==> run a: inputs <==
==> flow/design.v (excerpt) <==
module mul(
    input         mul_clk,
    input         resetn,
    input         mul_signed,
    input  [31:0] x,
    input  [31:0] y,
    input         de_to_ex_valid,
    input         ex_allowin,
    output [63:0] result
);
Settings: LEC_CHECK=0, CAP_MARGIN=0, CORE_ASPECT_RATIO=1.45, CORE_MARGIN=2, CORE_UTILIZATION=72, CTS_CLUSTER_DIAMETER=347, CTS_CLUSTER_SIZE=10, HOLD_SLACK_MARGIN=0.28, PLACE_DENSITY=0.42, SETUP_SLACK_MARGIN=1.66, SLEW_MARGIN=20, TNS_END_PERCENT=40; clock period 6.71 ns.
run.sh (not shown) runs the stock make flow with config.mk's settings and CLKGATE_MAP_FILE=.
==> inputs of run b, as changes to run a <==
- CORE_ASPECT_RATIO: 1.45 -> not set
- CORE_MARGIN: 2 -> 7
- CORE_UTILIZATION: 72 -> 40
- CTS_CLUSTER_DIAMETER: 347 -> 202
- CTS_CLUSTER_SIZE: 10 -> not set
- GPL_ROUTABILITY_DRIVEN: not set -> 0
- GPL_TIMING_DRIVEN: not set -> 0
- HOLD_SLACK_MARGIN: 0.28 -> not set
- PLACE_DENSITY: 0.42 -> not set
- PLACE_DENSITY_LB_ADDON: not set -> 0.05
- SETUP_SLACK_MARGIN: 1.66 -> not set
- TNS_END_PERCENT: 40 -> not set
==> flow/constraint.sdc (replaced) <==
create_clock -name core_clock -period 15.7 [get_ports {mul_clk}]
set_input_delay 3.1400 -clock core_clock [delete_from_list [all_inputs] [get_ports {mul_clk}]]
set_output_delay 3.1400 -clock core_clock [all_outputs]
set_load 0.01 [all_outputs]
==> results_dict.tcl <==
# flow metrics
set metrics [dict create \
    setup_violations 63 \
    failed_checks "setup timing" \
    status "complete, but fails checks" \
    use_met3_pct 16.7 \
    period_used_pct 132 \
    critPathMaxStageDelay_ps 630 \
    warning_count 46 \
    worst_slack_ps -2160 \
]
(the above is from run a)
==> results_dict.tcl <==
# flow metrics
set metrics [dict create \
    status "complete, no violations" \
    cts_resized 0 \
    warning_count 29 \
    use_met3_pct 11.7 \
    hold_class "input port to register" \
    critPathMaxStageDelay_ps 1340 \
    drt-met1-wl_um 100000 \
    worst_slack_ps 2440 \
    setup_violations 0 \
]
(the above is from run b)

* * *

==> build 6: inputs <==
mul again, from the RTL that the note above started with.
## mul
module mul(
    input         mul_clk,
    input         resetn,
    input         mul_signed,
    input  [31:0] x,
    input  [31:0] y,
    input         de_to_ex_valid,
    input         ex_allowin,
    output [63:0] result
);
clock: 7.25 ns
lec_check: 0
cap_margin: 5
core_margin: 2
core_utilization: 57
cts_cluster_size: 71
gpl_routability_driven: 1
min_routing_layer: met1
place_density_lb_addon: 0.04
slew_margin: 5
tns_end_percent: 70
==> build 30 (differences from build 6) <==
CAP_MARGIN = 20   (was 5)
CORE_UTILIZATION = 72   (was 57)
CTS_CLUSTER_SIZE = unset   (was 71)
GPL_ROUTABILITY_DRIVEN = unset   (was 1)
HOLD_SLACK_MARGIN = -0.09   (was unset)
MAX_ROUTING_LAYER = met4   (was unset)
MIN_ROUTING_LAYER = unset   (was met1)
PLACE_DENSITY_LB_ADDON = unset   (was 0.04)
SETUP_SLACK_MARGIN = -0.4   (was unset)
SLEW_MARGIN = 20   (was 5)
TNS_END_PERCENT = 40   (was 70)
==> flow/constraint.sdc (replaced) <==
create_clock -name core_clock -period 6.62 [get_ports {mul_clk}]
set_input_delay 1.3240 -clock core_clock [delete_from_list [all_inputs] [get_ports {mul_clk}]]
set_output_delay 1.3240 -clock core_clock [all_outputs]
set_load 0.01 [all_outputs]
==> build 23 (differences from build 6) <==
CAP_MARGIN = 20   (was 5)
CELL_PAD_IN_SITES_DETAIL_PLACEMENT = 1   (was unset)
CELL_PAD_IN_SITES_GLOBAL_PLACEMENT = 0   (was unset)
CORE_UTILIZATION = 40   (was 57)
CTS_CLUSTER_SIZE = unset   (was 71)
GPL_ROUTABILITY_DRIVEN = 0   (was 1)
GPL_TIMING_DRIVEN = 1   (was unset)
HOLD_SLACK_MARGIN = -0.09   (was unset)
MIN_ROUTING_LAYER = unset   (was met1)
PLACE_DENSITY_LB_ADDON = 0.26   (was 0.04)
SLEW_MARGIN = 20   (was 5)
TNS_END_PERCENT = 20   (was 70)
==> flow/constraint.sdc (replaced) <==
create_clock -name core_clock -period 12.0 [get_ports {mul_clk}]
set_input_delay 2.4000 -clock core_clock [delete_from_list [all_inputs] [get_ports {mul_clk}]]
set_output_delay 2.4000 -clock core_clock [all_outputs]
set_load 0.01 [all_outputs]
==> metrics.sh <==
CHECK.FAULTS='negative setup slack'
WORST_SLACK_NS=-2.27
RUN_STATUS='complete, but fails checks'
SETUP-VIOLATIONS-FINAL=64
-- figures above: build 30

==> metrics.sh <==
SYNTH_CHIP_AREA_SQ_UM=55300
HIGHEST_ROUTING_LAYER_ACTUALLY_USED='met5'
SETUP-VIOLATIONS-FINAL=0
RUN_STATUS='complete, no violations'
SYNTH.YOSYS.WARNINGS=4
NON_CLOCK_INVERTER_COUNT=723
-- figures above: build 23

==> metrics.sh <==
WORST_SLACK_NS=-1.46
SYNTHDOMINANTAREACELLTYPE='sky130_fd_sc_hd__edfxtp_1'
GR-MAX-USAGE-LAYER='met2'
CHECK.FAULTS='negative setup slack'
CTSRESIZECOUNT=465
SETUP-VIOLATIONS-FINAL=61
CRITPATHMOSTFREQUENTCELL='sky130_fd_sc_hd__fa_1'
RUN_STATUS='complete, but fails checks'
-- figures above: build 6

